Design cnn_accel, start of the top module:
module cnn_accel (
    input  logic        clk,
    input  logic        rst,
    input  logic        wr_en,
    input  logic        wr_sel,      
    input  logic [5:0]  wr_addr,
    input  logic [7:0]  wr_data,
    input  logic        start,
    output logic        ready,
    output logic        out_valid,
    output logic [15:0] out_data
);
Size: ~750 flip-flops, about 37 I/O pins, about 0.060 sq mm of cells after synthesis.
clock: 7.22 ns
lec_check: 0
abc_area: 1
cap_margin: 20
core_margin: 2
core_utilization: 72
cts_cluster_diameter: 104
hold_slack_margin: -0.09
place_density_lb_addon: 0.03
setup_slack_margin: 0.78
slew_margin: 20
run.sh (not shown) runs the stock make flow with config.mk's settings and CLKGATE_MAP_FILE=.
The starting point finished but fails on negative setup slack.
Rerun with:
--- a/flow/config.mk
+++ b/flow/config.mk
@@ -8 +7,0 @@
-export ABC_AREA = 1
@@ -11,5 +10 @@
-export CORE_UTILIZATION = 72
-export CTS_CLUSTER_DIAMETER = 104
-export HOLD_SLACK_MARGIN = -0.09
-export PLACE_DENSITY_LB_ADDON = 0.03
-export SETUP_SLACK_MARGIN = 0.78
+export CORE_UTILIZATION = 57
==> flow/constraint.sdc (replaced) <==
create_clock -name core_clock -period 5.2 [get_ports {clk}]
set_input_delay 1.0400 -clock core_clock [delete_from_list [all_inputs] [get_ports {clk}]]
set_output_delay 1.0400 -clock core_clock [all_outputs]
set_load 0.01 [all_outputs]
After rerunning: The new run ran to the end with violations: negative setup slack; combinational power grows to 3.4 times its value; sequential cell count stays the same; maximum frequency grows by 3.0%; cell count shrinks by 17%; setup slack got worse by 1.8 ns; first-iteration DRC count shrinks by 45%; design area grows by 2.6%; wire length shrinks by 1.5%; clock power grows by 43%.
Rerun with:
--- a/flow/config.mk
+++ b/flow/config.mk
@@ -10 +10,2 @@
-export CORE_UTILIZATION = 57
+export CORE_UTILIZATION = 72
+export PLACE_DENSITY = 0.66
==> flow/constraint.sdc (replaced) <==
create_clock -name core_clock -period 7.12 [get_ports {clk}]
set_input_delay 1.4240 -clock core_clock [delete_from_list [all_inputs] [get_ports {clk}]]
set_output_delay 1.4240 -clock core_clock [all_outputs]
set_load 0.01 [all_outputs]
Effect: The changed run finished but fails on max-capacitance violations, max-slew violations, negative setup slack; power went down by 31%; setup slack gains 1.8 ns; fmax went down by about 1.1%; clock-buffer cell count rose by 1; area after synthesis does not change; cell area went down by 3.3%; combinational power fell by about 34%; via count grows by 2.9%; synthesized cell count stays the same; register-to-register slack gets better by 1.8 ns.

## job 8017
cnn_accel again, from the RTL that the note above started with.
Settings: LEC_CHECK=0, ABC_AREA=1, CAP_MARGIN=20, CORE_MARGIN=2, CORE_UTILIZATION=72, CTS_CLUSTER_DIAMETER=313, CTS_CLUSTER_SIZE=10, PLACE_DENSITY=0.38, SETUP_SLACK_MARGIN=1.73, SLEW_MARGIN=20, TNS_END_PERCENT=5; clock period 5.94 ns.
The layout from job 8017, despite a flow that completed every stage, fails the layout checks, with the failing checks listed as setup timing.
The following lists how job 3110 was set up differently from job 8017:
==> flow/config.mk <==
export PLATFORM = sky130hd
export DESIGN_NAME = cnn_accel
export DESIGN_NICKNAME = cnn_accel
export VERILOG_FILES = /design/flow/design.v
export SDC_FILE = /design/flow/constraint.sdc
export NUM_CORES = 4
export LEC_CHECK = 0
export CAP_MARGIN = 20
export CORE_MARGIN = 2
export CORE_UTILIZATION = 35
export SLEW_MARGIN = 20
==> flow/constraint.sdc <==
create_clock -name core_clock -period 13.8 [get_ports {clk}]
set_input_delay 2.7600 -clock core_clock [delete_from_list [all_inputs] [get_ports {clk}]]
set_output_delay 2.7600 -clock core_clock [all_outputs]
set_load 0.01 [all_outputs]
Findings:
- NOTE chip area from the yosys synthesis statistics job 8017->job 3110 decreased by a few percent
- Re power drawn by the combinational cells: job 8017 was higher than job 3110.
- Job 3110 went all the way through the flow, and no timing, DRC or antenna check failed.
- Area growth from synthesis to layout down 3.1 points in job 3110 wrt job 8017
- After detailed routing, job 8017 needs more wire than job 3110.
- Job 8017 -> job 3110: maximum buffer depth of the clock tree delta 0, exact match
- Highest cell delay on the worst timing path: higher on job 3110
- Relative to job 8017, the measured slew at the worst slew-check pin of job 3110 is lower by 0.061 ns.
- Of job 8017 and job 3110, the higher half-perimeter wire length after placement belongs to job 8017.
- Number of nets at the end of the flow: job 3110 vs job 8017 down 2,301
- Between job 3110 and job 8017, it is job 3110 whose final area is lower, by 4.7%.
The following lists how job 2859 was set up differently from job 3110:
--- a/flow/config.mk
+++ b/flow/config.mk
@@ -7,5 +7,7 @@
 export LEC_CHECK = 0
+export ABC_AREA = 1
 export CAP_MARGIN = 20
 export CORE_MARGIN = 2
-export CORE_UTILIZATION = 35
+export CORE_UTILIZATION = 72
+export CTS_CLUSTER_DIAMETER = 104
 export SLEW_MARGIN = 20
==> flow/constraint.sdc <==
create_clock -name core_clock -period 7.22 [get_ports {clk}]
set_input_delay 1.4440 -clock core_clock [delete_from_list [all_inputs] [get_ports {clk}]]
set_output_delay 1.4440 -clock core_clock [all_outputs]
set_load 0.01 [all_outputs]
[summary]
Job 2859 finished all stages; however, its layout fails the closing checks, the failures being setup timing.
When the final numbers for job 2859 and job 3110 were put side by side, the post-cts sizing count turned out to be smaller in job 3110.
Against job 3110 as the reference, job 2859 delivers a lower final critical-path required period.
win[7][7] as the critical path startpoint was reported by job 2859, and win[6][7] by job 3110.
Per the comparison of job 2859 with job 3110, cell area after synthesis went up, detailed-route wire length on metal 1 went down.
Going from job 3110 to job 2859, number of clock buffers in the layout down 6; placed standard-cell area increased 1300 um^2.
No activity file was given, so power comes from the tool's default toggle rates.
